[flow/run.sh]
#!/bin/bash
# the make line also repeats each setting of config.mk as NAME=value (left out here)
make -C /OpenROAD-flow-scripts/flow DESIGN_CONFIG=/design/flow/config.mk WORK_HOME=/design/flow/orfs CLKGATE_MAP_FILE= finish
[flow/config.mk]
export PLATFORM = sky130hd
export DESIGN_NAME = packet_parser
export DESIGN_NICKNAME = packet_parser
export VERILOG_FILES = /design/flow/design.v
export SDC_FILE = /design/flow/constraint.sdc
export NUM_CORES = 4
export LEC_CHECK = 0
export ABC_AREA = 0
export CAP_MARGIN = 20
export CELL_PAD_IN_SITES_GLOBAL_PLACEMENT = 0
export CORE_MARGIN = 2
export CORE_UTILIZATION = 70
export CTS_CLUSTER_DIAMETER = 162
export CTS_CLUSTER_SIZE = 15
export PLACE_DENSITY_LB_ADDON = 0.02
export SETUP_SLACK_MARGIN = 0.47
export SLEW_MARGIN = 35
export TNS_END_PERCENT = 5
[flow/constraint.sdc]
create_clock -name core_clock -period 7.44 [get_ports {clk}]
set_input_delay 1.4880 -clock core_clock [delete_from_list [all_inputs] [get_ports {clk}]]
set_output_delay 1.4880 -clock core_clock [all_outputs]
set_load 0.01 [all_outputs]
[flow/design.v]
module fifo #(parameter WIDTH = 592, DEPTH = 4) (
    input  logic                 clk,
    input  logic                 rst_n,
    input  logic                 pop,
    input  logic                 push,
    input  logic [WIDTH-1:0]     write_data,
    output logic [WIDTH-1:0]     read_data,
    output logic                 fifo_full,
    output logic                 fifo_empty
);
    logic [WIDTH-1:0] buffer [0:DEPTH-1];
    logic [$clog2(DEPTH)-1:0] read_pointer, write_pointer;
    logic [$clog2(DEPTH):0]   count;
    assign fifo_empty = (count == 0);
    assign fifo_full  = (count == DEPTH);
    assign read_data = buffer[read_pointer];
    always_ff @(posedge clk or negedge rst_n) begin
        if (!rst_n)
            count <= 0;
        else if (push && !fifo_full && !(pop && !fifo_empty))
            count <= count + 1;
        else if (pop && !fifo_empty && !(push && !fifo_full))
            count <= count - 1;
    end
    always_ff @(posedge clk or negedge rst_n) begin
        if (!rst_n) begin
            write_pointer <= 0;
            for (int k = 0; k < DEPTH; k++)
                buffer[k] <= 0;
        end 
        else if (push && !fifo_full) begin
            buffer[write_pointer] <= write_data;
            if (write_pointer == DEPTH-1)
                write_pointer <= 0;          
            else
                write_pointer <= write_pointer + 1;
        end
    end
    always_ff @(posedge clk or negedge rst_n) begin
        if (!rst_n) begin
            read_pointer <= 0;
        end
        else if (pop && !fifo_empty) begin
            if (read_pointer == DEPTH-1)
                read_pointer <= 0;           
            else
                read_pointer <= read_pointer + 1;
        end
    end
endmodule
module header_parser (
	input  logic         clk,
	input  logic         rst_n,
	input  logic         beat_valid,    
	input  logic [7:0]   beat_data,
	input  logic         beat_last,     
	output logic         meta_valid,    
	output logic [367:0] metadata
	);
localparam HDR_BYTES = 48;
logic [7:0]  hdr [0:HDR_BYTES-1];
logic [15:0] byte_cnt;                      
always_ff @(posedge clk or negedge rst_n) begin
	if (!rst_n) begin
		byte_cnt <= 0;
		for (int k = 0; k < HDR_BYTES; k++)
			hdr[k] <= 0;
	end
	else if (beat_valid) begin
		if (beat_last) begin
			byte_cnt <= 0;
			for (int k = 0; k < HDR_BYTES; k++)
				hdr[k] <= 0;
		end
		else begin
			for (int k = 0; k < HDR_BYTES; k++)
				if (byte_cnt == k)
					hdr[k] <= beat_data;
			if (byte_cnt != 16'hFFFF)
				byte_cnt <= byte_cnt + 1;
		end
	end
end
logic [7:0] h [0:HDR_BYTES-1];
genvar i;
generate
	for (i = 0; i < HDR_BYTES; i++) begin : BYPASS
		assign h[i] = (beat_valid && byte_cnt == i) ? beat_data : hdr[i];
	end
endgenerate
logic [47:0]  dest_mac, src_mac;
logic [15:0]  eth_type, total_length;
logic [3:0]   version, ihl;
logic [7:0]   protocol;
logic [31:0]  src_ip, dest_ip;
logic [111:0] payload;
logic [15:0]  pkt_bytes;
logic [15:0]  csum;
logic [15:0]  flags;
assign dest_mac     = {h[0], h[1], h[2], h[3], h[4], h[5]};
assign src_mac      = {h[6], h[7], h[8], h[9], h[10], h[11]};
assign eth_type     = {h[12], h[13]};
assign version      = h[14][7:4];
assign ihl          = h[14][3:0];
assign total_length = {h[16], h[17]};
assign protocol     = h[23];
assign src_ip       = {h[26], h[27], h[28], h[29]};
assign dest_ip      = {h[30], h[31], h[32], h[33]};
generate
	for (i = 0; i < 14; i++) begin : PAY
		assign payload[8*i +: 8] = h[34+i];
	end
endgenerate
assign pkt_bytes = (byte_cnt == 16'hFFFF) ? 16'hFFFF : byte_cnt + 16'd1;
logic [19:0] word_sum;
logic [16:0] fold1;
always_comb begin
	word_sum = 0;
	for (int w = 0; w < 10; w++)
		word_sum = word_sum + {4'b0, h[14+2*w], h[15+2*w]};
end
assign fold1 = {1'b0, word_sum[15:0]} + {13'b0, word_sum[19:16]};
assign csum  = fold1[15:0] + {15'b0, fold1[16]};
logic is_ipv4, is_ipv6, is_short, csum_ok, len_ok;
assign is_ipv4  = (eth_type == 16'h0800);
assign is_ipv6  = (eth_type == 16'h86DD);
assign is_short = (pkt_bytes < HDR_BYTES);
assign csum_ok  = is_ipv4 && (version == 4'd4) && (ihl == 4'd5) && (csum == 16'hFFFF);
assign len_ok   = is_ipv4 && ({1'b0, total_length} + 17'd14 == {1'b0, pkt_bytes});
assign flags    = {11'b0, len_ok, csum_ok, is_short, is_ipv6, is_ipv4};
assign meta_valid = beat_valid && beat_last;
assign metadata   = {flags, csum, pkt_bytes, payload, dest_ip, src_ip,
                     protocol, total_length, version, ihl, eth_type,
                     src_mac, dest_mac};
endmodule
module packet_parser (
	input  logic         clk,
	input  logic         rst_n,       
	input  logic         s_tvalid,
	input  logic [7:0]   s_tdata,
	input  logic         s_tlast,
	output logic         s_tready,
	output logic         m_tvalid,
	input  logic         m_tready,
	output logic [367:0] m_tdata
	);
localparam METADATA_WIDTH = 368;
logic                      fifo_full, fifo_empty;
logic                      push;
logic [METADATA_WIDTH-1:0] write_data;
assign s_tready = !fifo_full;
header_parser parser (
	.clk        (clk),
	.rst_n      (rst_n),
	.beat_valid (s_tvalid && s_tready),
	.beat_data  (s_tdata),
	.beat_last  (s_tlast),
	.meta_valid (push),
	.metadata   (write_data)
);
fifo #(.WIDTH(METADATA_WIDTH), .DEPTH(4)) meta_fifo (
	.clk        (clk),
	.rst_n      (rst_n),
	.pop        (m_tready),
	.push       (push),
	.write_data (write_data),
	.read_data  (m_tdata),
	.fifo_full  (fifo_full),
	.fifo_empty (fifo_empty)
);
assign m_tvalid = !fifo_empty;
endmodule
==> Changelog: implementation, run 1 <==
## Implementation

* H-tree depth at 4
* Fp_density at 70.6%
* Max FO, Critical Path at 4
* Hpwl dp at 160000 um
* Final non-filler cell total at 10500
* Syn Area/Cell at 10.1 um^2
* DRC Markers at 0
* Post-synth top area cell: dfrtp_1
* WL per Instance at 24.2 um
* Fill cell count at 7319
* Max Buffers Root-to-Sink at 3
* Pint at 15.7 mW
* Post-synth cell types at 85
* Cells in synth_stat.txt at 8375
* Ys async rst share at 100%
* Leak at 43.2 nW
* Critical Path Sink Type: flip-flop
* Stages on worst setup path at 51
* Antenna violations before repair at 7
* Total Routing Usage GR at 41.4%
* Chip area at 0.124 mm^2
* NetSw at 7.86 mW
* Worst hold slack at 0.480 ns
* Layout Check Failures: setup timing
* CP Launch Point: s_tvalid
* DR iter-0 viols at 8921
* Max_cap viols at 0
* Final setup viols at 68
* Top_reg_cell synth: dfrtp_1
* Number of synthesis warnings at 5
* Hold Path Depth at 2
* Critical Setup Path Class: primary input to flip-flop
* Status: finished with violations
* Sequential area share after synthesis at 54.2%
* CP Launch Type: primary input
* Placed cell area at 0.0934 mm^2
* Area leader share at 54.2%
* Final setup skew at 0.0522 ns
* Worst-margin pin slew at 1.00 ns
* Mapped Cells at 8375
* Simple-Gate Fraction of Synth Area at 9.40%
* Num CTS Buffers at 140
* Post-Place Cells at 10300
* Die outline height at 352 um
* CP Buf/Inv Count at 8
* Crit path to: meta_fifo.buffer[1][355]$_DFFE_PN0P_
* Site row count at 127
* Synth flops at 1835
* Overall routed net length at 255000 um
* Pwr per Cell Area at 241 mW/mm^2
* RSZ-0062 raised after global routing: true
* FF-to-FF Start: parser.byte_cnt[15]$_DFFE_PN0P_
* Hold Fails Final Rpt at 0
* Achievable Freq at 87.2 MHz
* Slowest stage delay, CP at 0.53 ns
* Combinational Power Share at 24.2%
* Mux share at 9.38%
* Vias in the first global route at 68100
* Die W at 352 um
* OpenROAD warning count at 99
* Design area at 0.0980 mm^2
* Top Consumer: sequential cells
* Clk pwr share at 29.6%
* Late-Pin Clk Latency at 0.79 ns
* CORE AREA at 0.120 mm^2
* Yosys adder share at 3.53%
* Post-Synth AOI/OAI Area at 17.3%
* EDFF count, synth at 0
* Reg-to-Reg End: meta_fifo.buffer[1][355]$_DFFE_PN0P_
* Vias/cell at 6.56
* Total number of vias at 69000
* Switching part of the total at 33.3%
* CP delay by family, top: simple AND/OR/NAND/NOR gates
* Worst IR drop on VDD at 280 uV
* Area fraction in xor and xnor cells at 0.900%
* CTS tree: yes
* RD Place Congestion at 0.959
* Count leader, synth: dfrtp_1
* Area Overhead vs Synth at 15.8%
* YS chip area at 0.0847 mm^2
* Main area contributors: dfrtp_1, mux2i_1, o21ai_0, nand2_1, a222oi_1
* Final period util at 154%
* Hold WC Path Type: flip-flop to flip-flop
* Min Tclk post-route at 11.47 ns
* CTS sink count at 1835
* Worst Path Required at 8.13 ns
* R2R setup slack at -4.03 ns
* Clock network power at 6.99 mW
* Final #Nets at 9075
* Mapped cell area at 0.0847 mm^2
* Reg2Reg Depth at 52
* Max stage delay cell, worst path: or4_4
* Root buffer cell: clkbuf_16
* Total power at 23.6 mW
* Min-Delay Endpoint: meta_fifo.buffer[1][246]$_DFFE_PN0P_
* Most frequent CP cell: a21o_1
* Grt total ovfl at 0
* Detail Route Antenna Nets at 0
* Crit path DAT at 12.16 ns
* Comb pwr at 5.71 mW
* Clock-pin slew on the worst setup and hold paths at 0.06 ns
* I/O pin total at 383
* Largest logic family: AND-OR/OR-AND gates
* Seq pwr share at 46.2%
* First-pass GRT wire length at 393000 um
* Synth cell count leaders: dfrtp_1, nand2_1, o21ai_0
* IO Port Bufs at 371
* PnR worst setup slack at -4.03 ns
* Pin count of the biggest net entering global routing at 234
* Flop+latch power at 10.9 mW
* Iteration count of the initial detailed-routing pass at 10
* Final Max Tran Viols at 0
* HP Start: meta_fifo.buffer[1][246]$_DFFE_PN0P_
* Slew HR at 32.8%
repair_timing:
action,in CTS,in global routing
pin swaps,41,49
setup buffers,19,16
endpoints found under the setup margin,68,68
hold buffers,0,0
resized,40,51
layout make-up:
cell class | instances | area (um^2) | area share (%)
diodes | 6 | 15.0 | 0.0153
clock buffers | 146 | 3650 | 3.73
clock inverters | 10 | 160 | 0.163
inverters | 522 | 1960 | 2.00
multi-input cells | 5370 | 35100 | 35.8
flip-flops and latches | 1835 | 45900 | 46.8
well taps | 1612 | 2020 | 2.06
repair buffers | 1024 | 9200 | 9.39
layer usage:
layer | track usage (%) | wire length [um] | up-vias | share of wire (%)
met1 | 57.3 | 97600 | 34400 | 38
met4 | 19.9 | 12700 | 4 | 5.0
met2 | 62.3 | 116000 | 3935 | 46
met5 | 0 | 24 | - | 0.0094
li1 | - | - | 30100 | -
met3 | 9.94 | 28500 | 669 | 11
per-stage QoR:
stage               setup TNS [ns]  util [%]  setup slack (ns)
floorplan                  -213.75         -             -4.30
global placement           -271.92      77.8             -5.12
detailed placement         -278.47      77.9             -5.25
CTS                        -188.19      81.3             -3.80
global route               -228.71      81.7             -4.43
finish                     -201.97      81.7             -4.03
==> inputs of run 2 (changes only) <==
- ABC_AREA: 0 -> default
- CELL_PAD_IN_SITES_GLOBAL_PLACEMENT: 0 -> default
- CTS_CLUSTER_DIAMETER: 162 -> default
- CTS_CLUSTER_SIZE: 15 -> 46
- HOLD_SLACK_MARGIN: default -> 0.3
- PLACE_DENSITY_LB_ADDON: 0.02 -> 0.0
- SETUP_SLACK_MARGIN: 0.47 -> 2.15
- SLEW_MARGIN: 35 -> 20
- TNS_END_PERCENT: 5 -> 15
- clock period: 7.44 -> 7.39 ns (I/O delays scaled with it)
==> run 2 against run 1 <==
The layout still fails its checks (setup timing). Final cell count rose by 1.7%. Clock-buffer cell count rose by 130. Die area did not move. Largest cell class unchanged.
==> Changelog: implementation, run 2 <==
## Implementation

* Status: finished with violations
* Layout Check Failures: setup timing
* FF-to-FF Start: parser.byte_cnt[8]$_DFFE_PN0P_
* Mapped Cells at 8375 (unchanged)
* Vias in the first global route at 69900 (+2.6%)
* Synth cell count leaders: dfrtp_1, nand2_1, o21ai_0
* Chip area at 0.124 mm^2 (unchanged)
* Worst Path Required at 8.11 ns (-0.02 ns)
* Total number of vias at 70500 (+2.2%)
* Crit path to: meta_fifo.buffer[3][355]$_DFFE_PN0P_
* I/O pin total at 383 (unchanged)
* First-pass GRT wire length at 407000 um (+3.6%)
* Mapped cell area at 0.0847 mm^2 (unchanged)
* Hold Path Depth at 2 (unchanged)
* CP Launch Type: flip-flop
* Site row count at 127 (unchanged)
* Hpwl dp at 160000 um (+0.31%)
* Worst-margin pin slew at 1.35 ns (+0.346 ns)
* Critical Path Sink Type: flip-flop
* Area leader share at 54.2% (unchanged)
* Hold Fails Final Rpt at 0 (unchanged)
* PnR worst setup slack at -4.22 ns (-0.189 ns)
* HP Start: meta_fifo.buffer[0][68]$_DFFE_PN0P_
* Clock-pin slew on the worst setup and hold paths at 0.06 ns (about the same)
* Min-Delay Endpoint: meta_fifo.buffer[0][68]$_DFFE_PN0P_
* Syn Area/Cell at 10.1 um^2 (unchanged)
* Antenna violations before repair at 12 (+5)
* Stages on worst setup path at 55 (+7.8%)
* CP Buf/Inv Count at 19 (+11)
* Clk pwr share at 34.8% (+5.2 points)
* Slowest stage delay, CP at 0.58 ns (+0.05 ns)
* H-tree depth at 4 (unchanged)
* Achievable Freq at 86.1 MHz
* Die outline height at 352 um (unchanged)
* Placed cell area at 0.0933 mm^2 (about the same)
* Grt total ovfl at 0 (unchanged)
* Main area contributors: dfrtp_1, mux2i_1, o21ai_0, nand2_1, a222oi_1
* Synth flops at 1835 (unchanged)
* Top Consumer: sequential cells
* Most frequent CP cell: buf_6
* Combinational Power Share at 23.5% (-0.7 points)
* Switching part of the total at 32.6% (-0.70 points)
* EDFF count, synth at 0 (unchanged)
* Max_cap viols at 0 (unchanged)
* Max FO, Critical Path at 4 (unchanged)
* YS chip area at 0.0847 mm^2 (unchanged)
* Final setup viols at 68 (unchanged)
* OpenROAD warning count at 119 (+20%)
* Max Buffers Root-to-Sink at 3 (unchanged)
* DR iter-0 viols at 10000 (+13%)
* CORE AREA at 0.120 mm^2 (unchanged)
* Overall routed net length at 266000 um (+4.4%)
* Area fraction in xor and xnor cells at 0.900% (unchanged)
* Pwr per Cell Area at 260 mW/mm^2 (+8.2%)
* Final #Nets at 9140 (+0.72%)
* Vias/cell at 6.59 (+0.44%)
* Post-synth top area cell: dfrtp_1
* Simple-Gate Fraction of Synth Area at 9.40% (unchanged)
* Count leader, synth: dfrtp_1
* Pin count of the biggest net entering global routing at 239 (+2.1%)
* Cells in synth_stat.txt at 8375 (unchanged)
* Clock network power at 9.19 mW (+31%)
* WL per Instance at 24.9 um (+2.6%)
* RSZ-0062 raised after global routing: true
* DRC Markers at 0 (unchanged)
* Max stage delay cell, worst path: fa_2
* RD Place Congestion at 0.975 (+1.7%)
* Post-Synth AOI/OAI Area at 17.3% (unchanged)
* Hold WC Path Type: flip-flop to flip-flop
* Design area at 0.101 mm^2 (+3.4%)
* Largest logic family: AND-OR/OR-AND gates
* Worst hold slack at 0.479 ns (-0.000580 ns)
* NetSw at 8.61 mW (+9.5%)
* Number of synthesis warnings at 5 (unchanged)
* Top_reg_cell synth: dfrtp_1
* IO Port Bufs at 371 (unchanged)
* Pint at 17.8 mW (+13%)
* Iteration count of the initial detailed-routing pass at 11 (+1)
* Total Routing Usage GR at 43.1% (+1.7 points)
* Crit path DAT at 12.33 ns (+0.17 ns)
* Min Tclk post-route at 11.61 ns
* CP Launch Point: parser.byte_cnt[8]$_DFFE_PN0P_
* Slew HR at 9.99% (-23 points)
* Final period util at 157% (+2.9 points)
* Die W at 352 um (unchanged)
* Post-placement setup slack at -5.42 ns (-0.166 ns)
* Num CTS Buffers at 181 (+29%)
* CTS sink count at 1835 (unchanged)
* Worst IR drop on VDD at 439 uV (+57%)
* Final Max Tran Viols at 0 (unchanged)
* Fp_density at 70.6% (unchanged)
* Ys async rst share at 100% (unchanged)
* Mux share at 9.38% (unchanged)
* Reg2Reg Depth at 55 (+5.8%)
* Leak at 45.2 nW (+4.6%)
* Seq pwr share at 41.7% (-4.5 points)
* Late-Pin Clk Latency at 0.83 ns (+0.04 ns)
* Fin util at 84.5% (+2.8 points)
* Reg-to-Reg End: meta_fifo.buffer[3][355]$_DFFE_PN0P_
* CP delay by family, top: simple AND/OR/NAND/NOR gates
* Final setup skew at 0.0293 ns (-0.0229 ns)
* Comb pwr at 6.21 mW (+8.8%)
* Area Overhead vs Synth at 19.7%
* Yosys adder share at 3.53% (unchanged)
* CTS tree: yes
* Detail Route Antenna Nets at 0 (unchanged)
* Post-synth cell types at 85 (unchanged)
* Sequential area share after synthesis at 54.2% (unchanged)
* R2R setup slack at -4.22 ns (-0.19 ns)
* Critical Setup Path Class: flip-flop to flip-flop
* Root buffer cell: clkbuf_16
* Flop+latch power at 11.0 mW (about the same)
## run 2: stage by stage
stage,cells,TNS [ns],power (mW)
floorplan,8385,-216.13,14.4
global placement,10300,-277.15,16.6
detailed placement,10300,-292.88,16.7
CTS,10700,-212.52,26.1
global route,10700,-245.45,27.1
finish,10700,-225.99,26.4
## run 2: what timing repair did
item,4_1_cts,5_1_grt
setup endpoints to repair,337,192
hold buffers,0,0
resized,478,288
pin swaps,69,43
setup buffers,47,13
## run 2: final cells by class
cell class / instances / area, um^2
antenna: 5 / 12.5
clock buffer: 276 / 5430
clock inverter: 39 / 442
fill: 6545 / 18600
inverter: 522 / 1960
multi-input combinational: 5370 / 36600
sequential: 1835 / 45900
tap: 1612 / 2020
timing repair buffer: 1048 / 9020
## run 2: routing by layer
metal | global-route usage (%) | part of all wire, % | up-vias
met5 | 0 | 0.030 | -
met3 | 10.9 | 12 | 873
met4 | 22.8 | 5.7 | 10
li1 | - | - | 30300
met2 | 64.8 | 45 | 4157
met1 | 58.4 | 37 | 35200
==> inputs of run 3 (changes only) <==
- HOLD_SLACK_MARGIN: 0.3 -> default
- TNS_END_PERCENT: 15 -> default
- clock period: 7.39 -> 8.8 ns (I/O delays scaled with it)
==> run 3 against run 2 <==
The layout still fails its checks (setup timing). Non-clock buffer count decreased by 77. Final cell count is 0.64% lower. Sequential power is about 20% lower. Routed wire length down 2.8%. Register-to-register slack improved by 1.6 ns. Clock skew increased by 0.013 ns. Combinational power down 23%. First-iteration DRC count decreased by 3.5%. Critical endpoint is now meta_fifo.buffer[2][355]$_DFFE_PN0P_. Largest cell class unchanged.
==> Changelog: implementation, run 3 <==
## Implementation

* FF-to-FF Start: parser.byte_cnt[8]$_DFFE_PN0P_
* Combinational Power Share at 21.9% (-1.6 points)
* Number of synthesis warnings at 5 (unchanged)
* Syn Area/Cell at 10.1 um^2 (unchanged)
* Final non-filler cell total at 10600 (-0.64%)
* Leak at 44.0 nW (-2.8%)
* PnR worst setup slack at -2.74 ns (+1.48 ns)
* Max stage delay cell, worst path: fa_1
* Clock network power at 7.72 mW (-16%)
* Cells in synth_stat.txt at 8375 (unchanged)
* Status: finished with violations
* CP Launch Point: s_tvalid
* Setup TNS at -122.25 ns (+103.74 ns)
* Storage cell area at 0.0459 mm^2 (about the same)
* Slowest stage delay, CP at 0.55 ns (-0.03 ns)
* Ys async rst share at 100% (unchanged)
* Mux share at 9.38% (unchanged)
* Max_cap viols at 0 (unchanged)
* Post-placement setup slack at -4.23 ns (+1.19 ns)
* Die outline height at 352 um (unchanged)
* Reg-to-Reg End: meta_fifo.buffer[2][355]$_DFFE_PN0P_
* Max Buffers Root-to-Sink at 3 (unchanged)
* Overall routed net length at 259000 um (-2.8%)
* First-pass GRT wire length at 398000 um (-2.4%)
* Hold-fix buffers at CTS at 0 (unchanged)
* Num CTS Buffers at 178 (-1.7%)
* Grt total ovfl at 0 (unchanged)
* DRC Markers at 0 (unchanged)
* Clock-pin slew on the worst setup and hold paths at 0.06 ns (about the same)
* I/O pin total at 383 (unchanged)
* CP delay by family, top: simple AND/OR/NAND/NOR gates
* Hold WC Path Type: flip-flop to flip-flop
* Hold Fails Final Rpt at 0 (unchanged)
* Final period util at 131% (-26 points)
* Min-Delay Endpoint: meta_fifo.buffer[0][165]$_DFFE_PN0P_
* H-tree depth at 4 (unchanged)
* NetSw at 7.01 mW (-19%)
* Top Consumer: sequential cells
* Post-Synth AOI/OAI Area at 17.3% (unchanged)
* Worst Path Required at 9.50 ns (+1.39 ns)
* Fin util at 83.0% (-1.5 points)
* Root buffer cell: clkbuf_16
* Post-Place Cells at 10300 (-0.46%)
* Post-synth top area cell: dfrtp_1
* Crit path DAT at 12.23 ns (-0.10 ns)
* Reg2Reg Depth at 46 (-16%)
* Fill cell count at 6849 (+4.6%)
* Main area contributors: dfrtp_1, mux2i_1, o21ai_0, nand2_1, a222oi_1
* Area fraction in xor and xnor cells at 0.900% (unchanged)
* Antenna violations before repair at 6 (-6)
* R2R setup slack at -2.61 ns (+1.61 ns)
* RD Place Congestion at 0.998 (+2.3%)
* Synth flops at 1835 (unchanged)
* Top_reg_cell synth: dfrtp_1
* Final setup viols at 68 (unchanged)
* HP Start: meta_fifo.buffer[0][165]$_DFFE_PN0P_
* Fp_density at 70.6% (unchanged)
* Final Max Tran Viols at 0 (unchanged)
* Yosys adder share at 3.53% (unchanged)
* Area Overhead vs Synth at 17.6%
* Min Tclk post-route at 11.54 ns
* Crit path to: meta_fifo.buffer[2][355]$_DFFE_PN0P_
* Total power at 21.7 mW (-18%)
* Late-Pin Clk Latency at 0.82 ns (about the same)
* CP Buf/Inv Count at 6 (-13)
* Site row count at 127 (unchanged)
* CTS tree: yes
* Layout Check Failures: setup timing
* Die W at 352 um (unchanged)
* YS chip area at 0.0847 mm^2 (unchanged)
* Total Routing Usage GR at 41.9% (-1.1 points)
* Vias in the first global route at 69100 (-1.2%)
* Total number of vias at 69200 (-1.9%)
* Achievable Freq at 86.7 MHz
* CTS sink count at 1835 (unchanged)
* Critical Setup Path Class: primary input to flip-flop
* Switching part of the total at 32.3% (-0.32 points)
* Simple-Gate Fraction of Synth Area at 9.40% (unchanged)
* Critical Path Sink Type: flip-flop
* Post-synth cell types at 85 (unchanged)
* Comb pwr at 4.76 mW (-23%)
* Hpwl dp at 157000 um (-1.9%)
* Clk pwr share at 35.6% (+0.8 points)
* Chip area at 0.124 mm^2 (unchanged)
* Largest logic family: AND-OR/OR-AND gates
* CP Launch Type: primary input
* Flop+latch power at 9.23 mW (-20%)
* Sequential area share after synthesis at 54.2% (unchanged)
* Pint at 14.7 mW (-17%)
* Iteration count of the initial detailed-routing pass at 11 (unchanged)
* Hold Path Depth at 2 (unchanged)
* Detail Route Antenna Nets at 0 (unchanged)
* Slew HR at 16.1% (+6.1 points)
* Max FO, Critical Path at 4 (unchanged)
* Final #Nets at 9060 (-0.88%)
* Mapped Cells at 8375 (unchanged)
* Pwr per Cell Area at 218 mW/mm^2 (-16%)
* Worst IR drop on VDD at 350 uV (-20%)
* CORE AREA at 0.120 mm^2 (unchanged)
* Most frequent CP cell: a21o_1
* IO Port Bufs at 371 (unchanged)
* Combinational Area at 0.0352 mm^2 (-3.8%)
* EDFF count, synth at 0 (unchanged)
* Synth cell count leaders: dfrtp_1, nand2_1, o21ai_0
* DR iter-0 viols at 9689 (-3.5%)
* RSZ-0062 raised after global routing: true
* Pin count of the biggest net entering global routing at 234 (-2.1%)
* Seq pwr share at 42.5% (+0.8 points)
* WL per Instance at 24.4 um (-2.1%)
* Mapped cell area at 0.0847 mm^2 (unchanged)
* Count leader, synth: dfrtp_1
* OpenROAD warning count at 117 (-1.7%)
* Worst-margin pin slew at 1.26 ns (-0.0914 ns)
* Final setup skew at 0.0425 ns (+0.0132 ns)
* Area leader share at 54.2% (unchanged)
* Stages on worst setup path at 46 (-16%)
* Vias/cell at 6.51 (-1.2%)
[run 3: cell type report]
type / instances / area share, %
diodes: 3 / 0.00754
clock buffers: 274 / 5.30
clock inverters: 51 / 0.646
inverters: 522 / 1.97
multi-input cells: 5370 / 35.3
flip-flops and latches: 1835 / 46.1
well taps: 1612 / 2.02
repair buffers: 971 / 8.66
[run 3: stage by stage]
step,area [um^2],hold WS [ns]
2_1_floorplan,85100,0.448
3_3_place_gp,93000,0.460
3_5_place_dp,93000,0.470
4_1_cts,99300,0.483
5_1_grt,99600,0.492
6_report,99600,0.476
[run 3: timing repair]
action / CTS / global route
setup buffers: 17 / 14
setup endpoints to repair: 68 / 68
pin swaps: 48 / 35
gates resized: 52 / 60
[run 3: metal layers]
| layer | vias up | wire length, um | share of wire (%) | GRT usage [%] |
|---|---|---|---|---|
| met1 | 34300 | 99100 | 38 | 57.6 |
| met4 | 6 | 13600 | 5.2 | 20.6 |
| li1 | 30200 | - | - | - |
| met2 | 3968 | 117000 | 45 | 63.4 |
| met5 | - | 39 | 0.015 | 0 |
| met3 | 761 | 29200 | 11 | 10.1 |
==> inputs of run 4 (changes only) <==
- CELL_PAD_IN_SITES_DETAIL_PLACEMENT: default -> 2
- CELL_PAD_IN_SITES_GLOBAL_PLACEMENT: default -> 3
- CORE_UTILIZATION: 70 -> 40
- CTS_CLUSTER_SIZE: 46 -> default
- HOLD_SLACK_MARGIN: default -> 0.09
- PLACE_DENSITY_LB_ADDON: 0.0 -> default
- SETUP_SLACK_MARGIN: 2.15 -> 0.26
- TNS_END_PERCENT: default -> 10
- clock period: 8.8 -> 13.5 ns (I/O delays scaled with it)
==> run 4 against run 3 <==
The run now finishes clean. Final cell count rose by 10%. Sequential power fell by 35%. Die area rose by 74%. Sequential cell count did not move. Worst hold slack barely moved. Utilization fell by 35 points. First-iteration DRC count fell by 41%. Synthesized area did not move. Total power fell by 31%. Global-route usage fell by 12 points. Register-to-register slack improved by 3.6 ns. Cell area rose by 0.94%. Largest power group unchanged.
==> Changelog: implementation, run 4 <==
## Implementation

* Status: finished clean
* CTS tree: yes
* Comb pwr at 3.25 mW (-32%)
* Pwr per Cell Area at 149 mW/mm^2 (-32%)
* First-pass GRT wire length at 491000 um (+24%)
* Simple-Gate Fraction of Synth Area at 9.40% (unchanged)
* Max FO, Critical Path at 5 (+1)
* Mapped Cells at 8375 (unchanged)
* Area fraction in xor and xnor cells at 0.900% (unchanged)
* Fin util at 47.9% (-35 points)
* Chip area at 0.215 mm^2 (+74%)
* Iteration count of the initial detailed-routing pass at 9 (-2)
* Mapped cell area at 0.0847 mm^2 (unchanged)
* Clk pwr share at 38.1% (+2.5 points)
* WL per Instance at 27.5 um (+13%)
* YS chip area at 0.0847 mm^2 (unchanged)
* Clock network power at 5.71 mW (-26%)
* Overall routed net length at 323000 um (+25%)
* Number of synthesis warnings at 5 (unchanged)
* Crit path DAT at 13.80 ns (+1.57 ns)
* I/O pin total at 383 (unchanged)
* Final #Nets at 8935 (-1.4%)
* CP Launch Type: primary input
* Fp_density at 40.3% (-30 points)
* Main area contributors: dfrtp_1, mux2i_1, o21ai_0, nand2_1, a222oi_1
* CORE AREA at 0.210 mm^2 (+75%)
* Final Max Tran Viols at 0 (unchanged)
* Clock-pin slew on the worst setup and hold paths at 0.06 ns (about the same)
* Switching part of the total at 33.4% (+1.1 points)
* Final setup skew at 0.0226 ns (-0.0198 ns)
* Grt total ovfl at 0 (unchanged)
* Hold-fix buffers at CTS at 0 (unchanged)
* Reg-to-Reg End: meta_fifo.buffer[3][355]$_DFFE_PN0P_
* Worst IR drop on VDD at 197 uV (-44%)
* RSZ-0062 raised after global routing: true
* DR iter-0 viols at 5680 (-41%)
* Ys async rst share at 100% (unchanged)
* Root buffer cell: clkbuf_16
* Design area at 0.101 mm^2 (+0.94%)
* Pint at 9.99 mW (-32%)
* OpenROAD warning count at 90 (-23%)
* Area Overhead vs Synth at 18.7%
* Slew HR at 19.2% (+3.1 points)
* Synth flops at 1835 (unchanged)
* Top Consumer: sequential cells
* Syn Area/Cell at 10.1 um^2 (unchanged)
* Total power at 15.0 mW (-31%)
* DRC Markers at 0 (unchanged)
* Max stage delay cell, worst path: or4b_4
* Combinational Power Share at 21.7% (-0.2 points)
* Largest logic family: AND-OR/OR-AND gates
* Detail Route Antenna Nets at 0 (unchanged)
* Critical Setup Path Class: primary input to flip-flop
* Placed cell area at 0.0930 mm^2 (about the same)
* Hold WC Path Type: flip-flop to flip-flop
* Area leader share at 54.2% (unchanged)
* Mux share at 9.38% (unchanged)
* Pin count of the biggest net entering global routing at 200 (-15%)
* Max_cap viols at 0 (unchanged)
* CP Buf/Inv Count at 10 (+4)
* FF-to-FF Start: parser.byte_cnt[2]$_DFFE_PN0P_
* Vias in the first global route at 75400 (+9.1%)
* Hpwl dp at 201000 um (+28%)
* Min Tclk post-route at 13.04 ns
* Leak at 43.5 nW (-1.1%)
* Num CTS Buffers at 208 (+17%)
* Cells in synth_stat.txt at 8375 (unchanged)
* Vias/cell at 5.82 (-10%)
* Top_reg_cell synth: dfrtp_1
* IO Port Bufs at 371 (unchanged)
* Seq pwr share at 40.2% (-2.3 points)
* Reg2Reg Depth at 48 (+4.3%)
* Post-synth cell types at 85 (unchanged)
* Final setup viols at 0 (-100%)
* Crit path to: meta_fifo.buffer[3][355]$_DFFE_PN0P_
* HP Start: meta_fifo.buffer[0][172]$_DFFE_PN0P_
* NetSw at 5.00 mW (-29%)
* CTS sink count at 1835 (unchanged)
* CP delay by family, top: simple AND/OR/NAND/NOR gates
* Flop+latch power at 6.02 mW (-35%)
* Total number of vias at 68300 (-1.3%)
* Max Buffers Root-to-Sink at 3 (unchanged)
* Worst Path Required at 14.25 ns (+4.75 ns)
* Min-Delay Endpoint: meta_fifo.buffer[0][172]$_DFFE_PN0P_
* H-tree depth at 4 (unchanged)
* R2R setup slack at 1.00 ns (+3.61 ns)
* Post-synth top area cell: dfrtp_1
* Worst-margin pin slew at 1.21 ns (-0.0510 ns)
* Hold Fails Final Rpt at 0 (unchanged)
* Count leader, synth: dfrtp_1
* Final period util at 96.6% (-34 points)
* Achievable Freq at 76.7 MHz
* Total Routing Usage GR at 29.7% (-12 points)
* Antenna violations before repair at 15 (+9)
* Stages on worst setup path at 52 (+13%)
* Synth cell count leaders: dfrtp_1, nand2_1, o21ai_0
* Die W at 464 um (+32%)
* Die outline height at 464 um (+32%)
* Sequential area share after synthesis at 54.2% (unchanged)
* CP Launch Point: s_tvalid
* Yosys adder share at 3.53% (unchanged)
* EDFF count, synth at 0 (unchanged)
* Late-Pin Clk Latency at 0.86 ns (+0.04 ns)
* RD Place Congestion at 0.869 (-13%)
* Critical Path Sink Type: flip-flop
* Site row count at 168 (+32%)
* Post-Synth AOI/OAI Area at 17.3% (unchanged)
* Slowest stage delay, CP at 0.55 ns (about the same)
* Hold Path Depth at 2 (unchanged)
==> run 4: layout make-up <==
| type | instances | area [um^2] |
|---|---|---|
| Fill cell | 21500 | 109000 |
| Sequential cell | 1835 | 45900 |
| Multi-Input combinational cell | 5370 | 35000 |
| Timing Repair Buffer | 816 | 7380 |
| Clock buffer | 337 | 6280 |
| Tap cell | 2805 | 3510 |
| Inverter | 522 | 1960 |
| Clock inverter | 43 | 524 |
| Antenna cell | 4 | 10.0 |
==> run 4: metrics by stage <==
| step | setup WS, ns | hold WS (ns) | cells | TNS [ns] |
|---|---|---|---|---|
| floorplan | 0.263 | 0.448 | 8385 | 0 |
| global placement | -0.830 | 0.460 | 11300 | -9.58 |
| detailed placement | -1.02 | 0.470 | 11300 | -18.48 |
| CTS | 0.449 | 0.483 | 11700 | 0 |
| global route | 0.114 | 0.505 | 11700 | 0 |
| finish | 0.456 | 0.476 | 11700 | 0 |
==> run 4: metal layers <==
metal  track usage [%]  share of wire, %  vias to the layer above
li1                  -                 -                    29900
met1              41.2                45                    36500
met2              48.8                48                     1463
met3              3.72               4.2                      469
met4              8.46               3.0                        4
met5                 0            0.0084                        -
==> run 4: timing repair <==
action,in CTS,in global routing
endpoints found under the setup margin,16,23
hold endpoints to repair,0,0
pin swaps,22,55
gates resized,27,50
setup buffers,16,25
==> inputs of run 5 (changes only) <==
- CELL_PAD_IN_SITES_DETAIL_PLACEMENT: 2 -> default
- CELL_PAD_IN_SITES_GLOBAL_PLACEMENT: 3 -> default
- CORE_UTILIZATION: 40 -> 58
- HOLD_SLACK_MARGIN: 0.09 -> default
- PLACE_DENSITY: default -> 0.6
- SETUP_SLACK_MARGIN: 0.26 -> default
- TNS_END_PERCENT: 10 -> default
- clock period: 13.5 -> 7.39 ns (I/O delays scaled with it)
==> run 5 against run 4 <==
The layout now fails its checks (setup timing). Sequential share of layout area is 0.19 points lower. Highest routed layer unchanged. Critical path depth is 6 lower. Routed wire length is 19% lower. Utilization is 22 points higher. Worst hold slack worse by 0.0012 ns.
==> Changelog: implementation, run 5 <==
## Implementation

* Status: finished with violations
* Layout Check Failures: setup timing
* Slew HR at 23.3% (+4.2 points)
* R2R setup slack at -4.02 ns (-5.02 ns)
* Switching part of the total at 32.0% (-1.3 points)
* Total number of vias at 66600 (-2.5%)
* WL per Instance at 23.6 um (-14%)
* Die W at 386 um (-17%)
* Main area contributors: dfrtp_1, mux2i_1, o21ai_0, nand2_1, a222oi_1
* Overall routed net length at 260000 um (-19%)
* HP Start: meta_fifo.buffer[0][266]$_DFFE_PN0P_
* Slowest stage delay, CP at 0.58 ns (+0.03 ns)
* Post-synth cell types at 85 (unchanged)
* Die outline height at 386 um (-17%)
* Reg2Reg Depth at 46 (-4.2%)
* Num CTS Buffers at 190 (-8.7%)
* Post-placement setup slack at -5.27 ns (-4.25 ns)
* Antenna violations before repair at 6 (-9)
* DRC Markers at 0 (unchanged)
* Count leader, synth: dfrtp_1
* Mapped Cells at 8375 (unchanged)
* Worst-margin pin slew at 1.15 ns (-0.0623 ns)
* Crit path DAT at 12.19 ns (-1.61 ns)
* Largest logic family: AND-OR/OR-AND gates
* Final #Nets at 9138 (+2.3%)
* Final setup viols at 68 (+68)
* Clk pwr share at 36.8% (-1.3 points)
* Top Consumer: sequential cells
* Pin count of the biggest net entering global routing at 189 (-5.5%)
* Hpwl dp at 165000 um (-18%)
* Area leader share at 54.2% (unchanged)
* Total Routing Usage GR at 34.9% (+5.2 points)
* I/O pin total at 383 (unchanged)
* Vias/cell at 6.04 (+3.7%)
* Comb pwr at 5.78 mW (+78%)
* Achievable Freq at 87.2 MHz
* EDFF count, synth at 0 (unchanged)
* Pwr per Cell Area at 263 mW/mm^2 (+76%)
* Hold WC Path Type: flip-flop to flip-flop
* Fill cell count at 11200 (-48%)
* Worst Path Required at 8.12 ns (-6.13 ns)
* Setup TNS at -205.98 ns (-205.98 ns)
* OpenROAD warning count at 98 (+8.9%)
* Clock network power at 9.75 mW (+71%)
* Area Overhead vs Synth at 19.2%
* Leak at 44.5 nW (+2.3%)
* YS chip area at 0.0847 mm^2 (unchanged)
* Post-synth top area cell: dfrtp_1
* CORE AREA at 0.145 mm^2 (-31%)
* DR iter-0 viols at 6870 (+21%)
* Mapped cell area at 0.0847 mm^2 (unchanged)
* Iteration count of the initial detailed-routing pass at 11 (+2)
* Site row count at 140 (-17%)
* CTS tree: yes
* Fin util at 69.4% (+22 points)
* CTS sink count at 1835 (unchanged)
* Max Buffers Root-to-Sink at 3 (unchanged)
* RSZ-0062 raised after global routing: true
* Flop+latch power at 11.0 mW (+83%)
* Yosys adder share at 3.53% (unchanged)
* Hold Fails Final Rpt at 0 (unchanged)
* Ys async rst share at 100% (unchanged)
* Worst IR drop on VDD at 268 uV (+36%)
* IO Port Bufs at 371 (unchanged)
* Synth flops at 1835 (unchanged)
* Most frequent CP cell: a21o_1
* Cells in synth_stat.txt at 8375 (unchanged)
* Grt total ovfl at 0 (unchanged)
* H-tree depth at 4 (unchanged)
* Reg-to-Reg End: meta_fifo.buffer[0][355]$_DFFE_PN0P_
* Final setup skew at 0.0484 ns (+0.0258 ns)
* Max FO, Critical Path at 4 (-1)
* Hold-fix buffers at CTS at 0 (unchanged)
* Vias in the first global route at 64600 (-14%)
* Late-Pin Clk Latency at 0.83 ns (-0.03 ns)
* Root buffer cell: clkbuf_16
* Synth cell count leaders: dfrtp_1, nand2_1, o21ai_0
* Clock-pin slew on the worst setup and hold paths at 0.06 ns (about the same)
* Min Tclk post-route at 11.46 ns
* Area fraction in xor and xnor cells at 0.900% (unchanged)
* Sequential area share after synthesis at 54.2% (unchanged)
* Fp_density at 58.2% (+18 points)
* Pint at 18.0 mW (+80%)
* PnR worst setup slack at -4.07 ns (-4.53 ns)
* Final Max Tran Viols at 0 (unchanged)
* Post-Synth AOI/OAI Area at 17.3% (unchanged)
* NetSw at 8.48 mW (+70%)
* Post-Place Cells at 10700 (-5.7%)
* CP Buf/Inv Count at 6 (-4)
* Max_cap viols at 0 (unchanged)
* First-pass GRT wire length at 397000 um (-19%)
* Stages on worst setup path at 46 (-12%)
* Chip area at 0.149 mm^2 (-31%)
* Hold Path Depth at 2 (unchanged)
* Mux share at 9.38% (unchanged)
* Simple-Gate Fraction of Synth Area at 9.40% (unchanged)
* Max stage delay cell, worst path: fa_2
* Top_reg_cell synth: dfrtp_1
* Seq pwr share at 41.4% (+1.2 points)
* CP Launch Point: s_tvalid
* FF-to-FF Start: parser.byte_cnt[8]$_DFFE_PN0P_
* CP Launch Type: primary input
* Final period util at 155% (+58 points)
* CP delay by family, top: simple AND/OR/NAND/NOR gates
* Combinational Power Share at 21.8% (about the same)
* Number of synthesis warnings at 5 (unchanged)
* Final non-filler cell total at 11000 (-6.0%)
* Critical Path Sink Type: flip-flop
* Critical Setup Path Class: primary input to flip-flop
* Min-Delay Endpoint: meta_fifo.buffer[0][266]$_DFFE_PN0P_
* Detail Route Antenna Nets at 0 (unchanged)
* Syn Area/Cell at 10.1 um^2 (unchanged)
* Crit path to: meta_fifo.buffer[0][355]$_DFFE_PN0P_
* RD Place Congestion at 1.01 (+16%)
run 5: layout make-up:
class	count	area [um^2]	share of cell area (%)
well taps	1917	2400	2.38
repair buffers	1037	9180	9.09
inverters	522	1960	1.94
flip-flops and latches	1835	45900	45.5
clock buffers	292	5690	5.64
diodes	3	7.51	0.00744
multi-input cells	5370	35100	34.8
clock inverters	53	686	0.679
run 5: layer usage:
metal	GRT usage [%]	share of wire (%)	vias up
met5	0	0.0050	-
met2	52.4	45	2473
met3	6.46	7.8	420
li1	-	-	30300
met1	51.6	44	33400
met4	10.9	3.2	2
run 5: what timing repair did:
action	in CTS	in global routing
endpoints found under the setup margin	68	68
pin swaps	50	27
gates resized	43	25
buffers inserted	17	6
gates cloned	0	0
run 5: stage by stage:
| stage | power [mW] | cell area, um^2 | hold slack (ns) |
|---|---|---|---|
| 2_1_floorplan | 14.4 | 85100 | 0.448 |
| 3_3_place_gp | 16.8 | 94100 | 0.460 |
| 3_5_place_dp | 16.8 | 94100 | 0.470 |
| 4_1_cts | 26.6 | 101000 | 0.482 |
| 5_1_grt | 27.4 | 101000 | 0.493 |
| 6_report | 26.5 | 101000 | 0.475 |
==> inputs of run 6 (changes only) <==
- CAP_MARGIN: 20 -> 40
- CORE_MARGIN: 2 -> 3
- CORE_UTILIZATION: 58 -> 55
- CTS_CLUSTER_DIAMETER: default -> 295
- GPL_ROUTABILITY_DRIVEN: default -> 1
- PLACE_DENSITY: 0.6 -> default
- clock period: 7.39 -> 17.8 ns (I/O delays scaled with it)
==> run 6 against run 5 <==
The run now finishes clean. Setup slack better by 6.0 ns. Sequential share of layout area up 1.5 points. Sequential power down 59%. Highest routed layer unchanged.
==> Changelog: implementation, run 6 <==
## Implementation

* Status: finished clean
* Area Overhead vs Synth at 15.4%
* Worst Path Required at 18.54 ns (+10.42 ns)
* Stages on worst setup path at 49 (+6.5%)
* FF-to-FF Start: parser.byte_cnt[2]$_DFFE_PN0P_
* CTS sink count at 1835 (unchanged)
* IO Port Bufs at 371 (unchanged)
* Post-Synth AOI/OAI Area at 17.3% (unchanged)
* Site row count at 143 (+2.1%)
* Crit path to: meta_fifo.buffer[2][355]$_DFFE_PN0P_
* Critical Path Sink Type: flip-flop
* Area fraction in xor and xnor cells at 0.900% (unchanged)
* Worst IR drop on VDD at 156 uV (-42%)
* WL per Instance at 24.0 um (+1.6%)
* Hold WC Path Type: flip-flop to flip-flop
* Worst hold slack at 0.475 ns (+0.000342 ns)
* Cells in synth_stat.txt at 8375 (unchanged)
* Final period util at 89.2% (-66 points)
* Die W at 398 um (+3.2%)
* Combinational Power Share at 22.1% (+0.3 points)
* CORE AREA at 0.152 mm^2 (+4.9%)
* I/O pin total at 383 (unchanged)
* Max stage delay cell, worst path: or4_1
* Comb pwr at 2.45 mW (-58%)
* Total power at 11.1 mW (-58%)
* Final setup viols at 0 (-100%)
* Area leader share at 54.2% (unchanged)
* Num CTS Buffers at 192 (+1.1%)
* Main area contributors: dfrtp_1, mux2i_1, o21ai_0, nand2_1, a222oi_1
* Antenna violations before repair at 10 (+4)
* Top Consumer: sequential cells
* Total Routing Usage GR at 32.5% (-2.4 points)
* Switching part of the total at 32.0% (about the same)
* Iteration count of the initial detailed-routing pass at 10 (-1)
* Die outline height at 398 um (+3.2%)
* CP Launch Type: primary input
* RSZ-0062 raised after global routing: false
* EDFF count, synth at 0 (unchanged)
* Grt total ovfl at 0 (unchanged)
* Total number of vias at 64000 (-4.0%)
* H-tree depth at 4 (unchanged)
* Final #Nets at 8694 (-4.9%)
* Clk pwr share at 36.8% (about the same)
* RD Place Congestion at 0.920 (-9.1%)
* Hpwl dp at 161000 um (-2.6%)
* Root buffer cell: clkbuf_16
* Max FO, Critical Path at 17 (+13)
* Vias/cell at 5.98 (-1.0%)
* HP Start: meta_fifo.buffer[0][272]$_DFFE_PN0P_
* Top_reg_cell synth: dfrtp_1
* Final non-filler cell total at 10700 (-3.0%)
* Crit path DAT at 16.61 ns (+4.42 ns)
* Largest logic family: AND-OR/OR-AND gates
* Reg-to-Reg End: meta_fifo.buffer[2][355]$_DFFE_PN0P_
* Setup bufs post-CTS at 0 (-17)
* CP Buf/Inv Count at 6 (unchanged)
* Synth flops at 1835 (unchanged)
* Min Tclk post-route at 15.87 ns
* Hold Path Depth at 2 (unchanged)
* Slowest stage delay, CP at 0.69 ns (+0.11 ns)
* NetSw at 3.55 mW (-58%)
* Pwr per Cell Area at 113 mW/mm^2 (-57%)
* Syn Area/Cell at 10.1 um^2 (unchanged)
* First-pass GRT wire length at 395000 um (-0.55%)
* Critical Setup Path Class: primary input to flip-flop
* Hold Fails Final Rpt at 0 (unchanged)
* Post-CTS sizing at 0 (-100%)
* CP delay by family, top: simple AND/OR/NAND/NOR gates
* Mapped cell area at 0.0847 mm^2 (unchanged)
* Post-synth top area cell: dfrtp_1
* CP Launch Point: s_tvalid
* Simple-Gate Fraction of Synth Area at 9.40% (unchanged)
* Fp_density at 55.6% (-2.7 points)
* Number of synthesis warnings at 5 (unchanged)
* Overall routed net length at 257000 um (-1.4%)
* Post-Place Cells at 10300 (-3.1%)
* Max Buffers Root-to-Sink at 3 (unchanged)
* Setup TNS at 0 ns (+205.98 ns)
* Mapped Cells at 8375 (unchanged)
* Detail Route Antenna Nets at 0 (unchanged)
* DRC Markers at 0 (unchanged)
* Synth cell count leaders: dfrtp_1, nand2_1, o21ai_0
* Post-synth cell types at 85 (unchanged)
* Chip area at 0.159 mm^2 (+6.5%)
* Reg2Reg Depth at 49 (+6.5%)
* Final Max Tran Viols at 0 (unchanged)
* Yosys adder share at 3.53% (unchanged)
* Ys async rst share at 100% (unchanged)
* Post-placement setup slack at 1.20 ns (+6.47 ns)
* Min-Delay Endpoint: meta_fifo.buffer[0][272]$_DFFE_PN0P_
* Late-Pin Clk Latency at 0.83 ns (about the same)
* Final setup skew at 0.0226 ns (-0.0258 ns)
* Vias in the first global route at 62700 (-2.9%)
* R2R setup slack at 4.09 ns (+8.11 ns)
* Worst-margin pin slew at 1.12 ns (-0.0254 ns)
* Achievable Freq at 63.0 MHz
* Leak at 42.5 nW (-4.5%)
* Slew HR at 25.3% (+2.0 points)
* Most frequent CP cell: fa_1
* Clock-pin slew on the worst setup and hold paths at 0.06 ns (about the same)
* Seq pwr share at 41.2% (-0.2 points)
* Clock network power at 4.07 mW (-58%)
* CTS tree: yes
* PnR worst setup slack at 1.93 ns (+6.00 ns)
* YS chip area at 0.0847 mm^2 (unchanged)
* Pin count of the biggest net entering global routing at 236 (+25%)
* OpenROAD warning count at 77 (-21%)
* Hold-fix buffers at CTS at 0 (unchanged)
* Flop+latch power at 4.56 mW (-59%)
* DR iter-0 viols at 7036 (+2.4%)
* Sequential area share after synthesis at 54.2% (unchanged)
* Max_cap viols at 0 (unchanged)
* Mux share at 9.38% (unchanged)
* Count leader, synth: dfrtp_1
* Pint at 7.53 mW (-58%)
==> run 6: layout make-up <==
type                       count  area [um^2]
timing repair buffer         591         6350
sequential                  1835        45900
fill                       12500        54700
multi-input combinational   5370        34500
antenna                        2         5.00
clock buffer                 308         5930
tap                         2030         2540
clock inverter                43          518
inverter                     522         1960
==> run 6: layer usage <==
layer	track usage (%)	up-vias	wire length, um
met4	9.56	6	7570
met3	5.68	416	19200
met1	47.4	31800	113000
li1	-	29400	-
met2	50.1	2294	117000
met5	0	-	47
==> run 6: through the flow <==
step / util (%) / cell area, um^2
3_5_place_dp: 59.7 / 91000
6_report: 64.1 / 97700
5_1_grt: 64.1 / 97700
3_3_place_gp: 58.9 / 89700
4_1_cts: 63.9 / 97400
2_1_floorplan: - / 84700
==> inputs of run 7 (changes only) <==
- CAP_MARGIN: 40 -> 20
- CORE_MARGIN: 3 -> 2
- CORE_UTILIZATION: 55 -> 54
- CTS_CLUSTER_DIAMETER: 295 -> default
- GPL_ROUTABILITY_DRIVEN: 1 -> default
- PLACE_DENSITY: default -> 0.6
- clock period: 17.8 -> 7.92 ns (I/O delays scaled with it)
==> run 7 against run 6 <==
Now fails the layout checks on setup timing. Final cell count grew 4.2%. First-iteration DRC count shrank 6.1%. Synthesized area is the same. Utilization grew 0.68 points. Combinational power grew 120%. Highest routed layer unchanged.
==> Changelog: implementation, run 7 <==
## Implementation

* Detail Route Antenna Nets at 0 (unchanged)
* NetSw at 7.92 mW (+120%)
* CP Launch Type: flip-flop
* DRC Markers at 0 (unchanged)
* Layout Check Failures: setup timing
* IO Port Bufs at 371 (unchanged)
* YS chip area at 0.0847 mm^2 (unchanged)
* Worst-margin pin slew at 1.25 ns (+0.125 ns)
* CP delay by family, top: simple AND/OR/NAND/NOR gates
* Final Max Tran Viols at 0 (unchanged)
* Site row count at 145 (+1.4%)
* CP Launch Point: parser.byte_cnt[12]$_DFFE_PN0P_
* Placed cell area at 0.0940 mm^2 (+3.3%)
* Total number of vias at 65700 (+2.6%)
* Setup TNS at -164.08 ns (-164.08 ns)
* Num CTS Buffers at 191 (-0.52%)
* Grt total ovfl at 0 (unchanged)
* Achievable Freq at 87.7 MHz
* Count leader, synth: dfrtp_1
* Critical Setup Path Class: flip-flop to flip-flop
* Status: finished with violations
* OpenROAD warning count at 103 (+34%)
* Mapped Cells at 8375 (unchanged)
* Total Routing Usage GR at 32.5% (+0.046 points)
* Leak at 44.5 nW (+4.7%)
* Area Overhead vs Synth at 19.4%
* Critical Path Sink Type: flip-flop
* Flop+latch power at 10.2 mW (+120%)
* Top Consumer: sequential cells
* Simple-Gate Fraction of Synth Area at 9.40% (unchanged)
* Root buffer cell: clkbuf_16
* DR iter-0 viols at 6607 (-6.1%)
* CTS tree: yes
* Slew HR at 16.7% (-8.7 points)
* Storage cell area at 0.0459 mm^2 (unchanged)
* Iteration count of the initial detailed-routing pass at 9 (-1)
* Pwr per Cell Area at 246 mW/mm^2 (+120%)
* Die outline height at 400 um (+0.41%)
* Hold Fails Final Rpt at 0 (unchanged)
* Min Tclk post-route at 11.41 ns
* Synth cell count leaders: dfrtp_1, nand2_1, o21ai_0
* Max_cap viols at 0 (unchanged)
* Final period util at 144% (+55 points)
* Stages on worst setup path at 46 (-6.1%)
* CORE AREA at 0.156 mm^2 (+2.4%)
* Crit path DAT at 12.11 ns (-4.50 ns)
* Worst Path Required at 8.63 ns (-9.91 ns)
* Pin count of the biggest net entering global routing at 222 (-5.9%)
* Hold Path Depth at 2 (unchanged)
* Seq pwr share at 41.2% (about the same)
* Sequential area share after synthesis at 54.2% (unchanged)
* R2R setup slack at -3.49 ns (-7.58 ns)
* Post-placement setup slack at -4.81 ns (-6.01 ns)
* Syn Area/Cell at 10.1 um^2 (unchanged)
* Hold WC Path Type: flip-flop to flip-flop
* Largest logic family: AND-OR/OR-AND gates
* HP Start: meta_fifo.buffer[0][6]$_DFFE_PN0P_
* RSZ-0062 raised after global routing: true
* Clock-pin slew on the worst setup and hold paths at 0.06 ns (about the same)
* FF-to-FF Start: parser.byte_cnt[12]$_DFFE_PN0P_
* Overall routed net length at 261000 um (+1.7%)
* Fp_density at 54.3% (-1.3 points)
* Fill cell count at 12800 (+2.7%)
* Max stage delay cell, worst path: or4b_4
* Final #Nets at 9116 (+4.9%)
* WL per Instance at 23.4 um (-2.4%)
* Crit path to: meta_fifo.buffer[0][355]$_DFFE_PN0P_
* Vias in the first global route at 64100 (+2.1%)
* CP Buf/Inv Count at 4 (-2)
* Comb pwr at 5.33 mW (+120%)
* Final setup viols at 68 (+68)
* Post-synth top area cell: dfrtp_1
* Design area at 0.101 mm^2 (+3.4%)
* Post-synth cell types at 85 (unchanged)
* RD Place Congestion at 0.944 (+2.6%)
* Mux share at 9.38% (unchanged)
* Number of synthesis warnings at 5 (unchanged)
* CTS sink count at 1835 (unchanged)
* Combinational Power Share at 21.5% (-0.6 points)
* Post-Synth AOI/OAI Area at 17.3% (unchanged)
* I/O pin total at 383 (unchanged)
* First-pass GRT wire length at 399000 um (+0.93%)
* Worst IR drop on VDD at 306 uV (+95%)
* Switching part of the total at 31.9% (-0.12 points)
* Final setup skew at 0.0347 ns (+0.0121 ns)
* Ys async rst share at 100% (unchanged)
* Hpwl dp at 164000 um (+2.1%)
* Reg-to-Reg End: meta_fifo.buffer[0][355]$_DFFE_PN0P_
* Slowest stage delay, CP at 0.57 ns (-0.12 ns)
* H-tree depth at 4 (unchanged)
* Pint at 16.9 mW (+120%)
* Max Buffers Root-to-Sink at 3 (unchanged)
* Yosys adder share at 3.53% (unchanged)
* Cells in synth_stat.txt at 8375 (unchanged)
* Synth flops at 1835 (unchanged)
* Top_reg_cell synth: dfrtp_1
* PnR worst setup slack at -3.49 ns (-5.41 ns)
* Clk pwr share at 37.3% (+0.5 points)
* Reg2Reg Depth at 46 (-6.1%)
* Area fraction in xor and xnor cells at 0.900% (unchanged)
* Late-Pin Clk Latency at 0.81 ns (-0.02 ns)
* Main area contributors: dfrtp_1, mux2i_1, o21ai_0, nand2_1, a222oi_1
* Die W at 400 um (+0.41%)
* Max FO, Critical Path at 4 (-13)
* Area leader share at 54.2% (unchanged)
* Mapped cell area at 0.0847 mm^2 (unchanged)
* Antenna violations before repair at 13 (+3)
* Chip area at 0.160 mm^2 (+0.81%)
* Vias/cell at 5.89 (-1.5%)
* EDFF count, synth at 0 (unchanged)
* Combinational Area at 0.0352 mm^2 (+1.9%)
* Clock network power at 9.26 mW (+130%)
* Min-Delay Endpoint: meta_fifo.buffer[0][6]$_DFFE_PN0P_
==> run 7: per-stage QoR <==
stage               util (%)  instances  hold slack, ns  power, mW
finish                  64.8      11200           0.475       24.8
global route            64.8      11100           0.495       25.7
CTS                     64.6      11100           0.482       25.0
detailed placement      60.3      10800           0.470       15.7
global placement        60.3      10800           0.460       15.7
floorplan                  -       8385           0.448       13.4
==> run 7: cell type report <==
class / instances / area share (%)
Multi-Input combinational cell: 5370 / 34.8
Clock buffer: 281 / 5.50
Tap cell: 2058 / 2.55
Sequential cell: 1835 / 45.4
Inverter: 522 / 1.94
Clock inverter: 66 / 0.900
Timing Repair Buffer: 1014 / 8.88
Antenna cell: 4 / 0.00990
==> run 7: per-layer routing <==
layer | track usage (%) | vias up | share of wire (%)
met5 | 0 | - | 0.036
met4 | 9.31 | 14 | 2.9
met3 | 5.94 | 396 | 7.0
met2 | 49.5 | 2055 | 45
met1 | 47.8 | 32900 | 45
li1 | - | 30300 | -
==> run 7: repair_timing <==
item,CTS,global route
gates resized,47,41
setup endpoints to repair,68,68
buffers inserted,24,12
pin swaps,60,65
hold buffers,0,0
==> inputs of run 8 (changes only) <==
- CORE_UTILIZATION: 54 -> 40
- clock period: 7.92 -> 13.3 ns (I/O delays scaled with it)
==> run 8 against run 7 <==
Now clean on timing, DRC and antenna. Global-route usage decreased by 7.8 points. Die area increased by 35%. Cell area decreased by 1.4%. Synthesized cell count unchanged. Clock-buffer cell count increased by 12. Sequential power decreased by about 40%. Routed wire length increased by 3.4%. Worst hold slack about the same. Setup slack improved by 4.0 ns. Critical path type is now primary input to flip-flop. Critical endpoint is now meta_fifo.buffer[3][355]$_DFFE_PN0P_. Largest cell class unchanged.
==> Changelog: implementation, run 8 <==
## Implementation

* Status: finished clean
* Iteration count of the initial detailed-routing pass at 9 (unchanged)
* Seq pwr share at 41.1% (about the same)
* CP Buf/Inv Count at 6 (+2)
* Final non-filler cell total at 11600 (+4.3%)
* Slew HR at 21.7% (+5.0 points)
* Number of synthesis warnings at 5 (unchanged)
* Chip area at 0.215 mm^2 (+35%)
* Placed cell area at 0.0927 mm^2 (-1.4%)
* Final Max Tran Viols at 0 (unchanged)
* Critical Path Sink Type: flip-flop
* EDFF count, synth at 0 (unchanged)
* Post-synth top area cell: dfrtp_1
* Root buffer cell: clkbuf_16
* YS chip area at 0.0847 mm^2 (unchanged)
* CP Launch Point: s_tvalid
* Post-Synth AOI/OAI Area at 17.3% (unchanged)
* Switching part of the total at 32.7% (+0.77 points)
* Clk pwr share at 37.5% (+0.2 points)
* WL per Instance at 23.2 um (-0.84%)
* Num CTS Buffers at 195 (+2.1%)
* Fin util at 47.5% (-17 points)
* DR iter-0 viols at 7127 (+7.9%)
* Crit path DAT at 13.57 ns (+1.46 ns)
* RD Place Congestion at 0.916 (-2.9%)
* Site row count at 168 (+16%)
* Setup TNS at 0 ns (+164.08 ns)
* Post-synth cell types at 85 (unchanged)
* Reg2Reg Depth at 47 (+2.2%)
* First-pass GRT wire length at 409000 um (+2.6%)
* Top Consumer: sequential cells
* HP Start: meta_fifo.buffer[0][289]$_DFFE_PN0P_
* Achievable Freq at 78.3 MHz
* Synth flops at 1835 (unchanged)
* Critical Setup Path Class: primary input to flip-flop
* Worst IR drop on VDD at 178 uV (-42%)
* CORE AREA at 0.210 mm^2 (+35%)
* Sequential area share after synthesis at 54.2% (unchanged)
* NetSw at 4.84 mW (-39%)
* Final #Nets at 8850 (-2.9%)
* CTS sink count at 1835 (unchanged)
* Max stage delay cell, worst path: or4b_4
* Area leader share at 54.2% (unchanged)
* Hpwl dp at 168000 um (+2.3%)
* Area Overhead vs Synth at 17.7%
* Count leader, synth: dfrtp_1
* FF-to-FF Start: parser.byte_cnt[12]$_DFFE_PN0P_
* IO Port Bufs at 371 (unchanged)
* Final setup skew at 0.0721 ns (+0.0374 ns)
* Pint at 9.98 mW (-41%)
* Mapped cell area at 0.0847 mm^2 (unchanged)
* Hold WC Path Type: flip-flop to flip-flop
* Grt total ovfl at 0 (unchanged)
* Total Routing Usage GR at 24.7% (-7.8 points)
* Stages on worst setup path at 47 (+2.2%)
* Die outline height at 464 um (+16%)
* Hold Path Depth at 2 (unchanged)
* CTS tree: yes
* Combinational Area at 0.0348 mm^2 (-1.2%)
* Detail Route Antenna Nets at 0 (unchanged)
* Design area at 0.0997 mm^2 (-1.4%)
* Late-Pin Clk Latency at 0.88 ns (+0.07 ns)
* Clock-pin slew on the worst setup and hold paths at 0.06 ns (about the same)
* Slowest stage delay, CP at 0.59 ns (+0.02 ns)
* Worst hold slack at 0.475 ns (+0.000292 ns)
* Min-Delay Endpoint: meta_fifo.buffer[0][289]$_DFFE_PN0P_
* Pwr per Cell Area at 149 mW/mm^2 (-39%)
* Crit path to: meta_fifo.buffer[3][355]$_DFFE_PN0P_
* Worst Path Required at 14.10 ns (+5.47 ns)
* Pin count of the biggest net entering global routing at 215 (-3.2%)
* Mapped Cells at 8375 (unchanged)
* Area fraction in xor and xnor cells at 0.900% (unchanged)
* I/O pin total at 383 (unchanged)
* Reg-to-Reg End: meta_fifo.buffer[3][355]$_DFFE_PN0P_
* Cells in synth_stat.txt at 8375 (unchanged)
* Max FO, Critical Path at 4 (unchanged)
* Ys async rst share at 100% (unchanged)
* CP delay by family, top: simple AND/OR/NAND/NOR gates
* Main area contributors: dfrtp_1, mux2i_1, o21ai_0, nand2_1, a222oi_1
* Total number of vias at 65100 (-0.85%)
* Final period util at 96.0% (-48 points)
* Simple-Gate Fraction of Synth Area at 9.40% (unchanged)
* Flop+latch power at 6.10 mW (-40%)
* Top_reg_cell synth: dfrtp_1
* Post-Place Cells at 11300 (+4.6%)
* Combinational Power Share at 21.4% (about the same)
* Clock network power at 5.56 mW (-40%)
* Hold Fails Final Rpt at 0 (unchanged)
* DRC Markers at 0 (unchanged)
* Vias in the first global route at 63900 (-0.32%)
* Max Buffers Root-to-Sink at 3 (unchanged)
* Syn Area/Cell at 10.1 um^2 (unchanged)
* Vias/cell at 5.60 (-4.9%)
* Overall routed net length at 270000 um (+3.4%)
* CP Launch Type: primary input
* Worst-margin pin slew at 1.18 ns (-0.0703 ns)
* Mux share at 9.38% (unchanged)
* Die W at 464 um (+16%)
* Storage cell area at 0.0459 mm^2 (unchanged)
* Max_cap viols at 0 (unchanged)
* Min Tclk post-route at 12.77 ns
* Fp_density at 40.3% (-14 points)
* Synth cell count leaders: dfrtp_1, nand2_1, o21ai_0
* Final setup viols at 0 (-100%)
* Antenna violations before repair at 11 (-2)
* H-tree depth at 4 (unchanged)
* Fill cell count at 19400 (+51%)
* OpenROAD warning count at 111 (+7.8%)
* Yosys adder share at 3.53% (unchanged)
* Largest logic family: AND-OR/OR-AND gates
* Comb pwr at 3.17 mW (-41%)
* Leak at 43.1 nW (-3.1%)
* R2R setup slack at 1.23 ns (+4.72 ns)
[run 8: per-stage QoR]
stage	setup WS (ns)	power, mW
final	0.533	14.8
after global routing	-0.126	15.4
after CTS	0.0104	14.9
after detailed placement	-0.931	9.36
after global placement	-0.782	9.32
after floorplan	0.00283	8.00
[run 8: final cells by class]
type                       count  area share (%)
sequential                  1835            46.1
multi-input combinational   5370            34.9
timing repair buffer         744            6.95
clock buffer                 293            5.80
tap                         2805            3.52
inverter                     522            1.97
clock inverter                54           0.796
antenna                        6          0.0151
[run 8: what timing repair did]
action / 4_1_cts / 5_1_grt
setup endpoints to repair: 4 / 24
buffers inserted: 0 / 7
hold buffers: 0 / 0
pin swaps: 0 / 35
gates resized: 2 / 41
gates cloned: 0 / 0
[run 8: per-layer routing]
metal	track usage [%]	share of wire [%]
met1	35.7	45
met2	37.7	45
met3	4.24	6.8
met4	7.61	3.0
met5	0	0.015
Power is estimated from default activity; no workload was simulated.
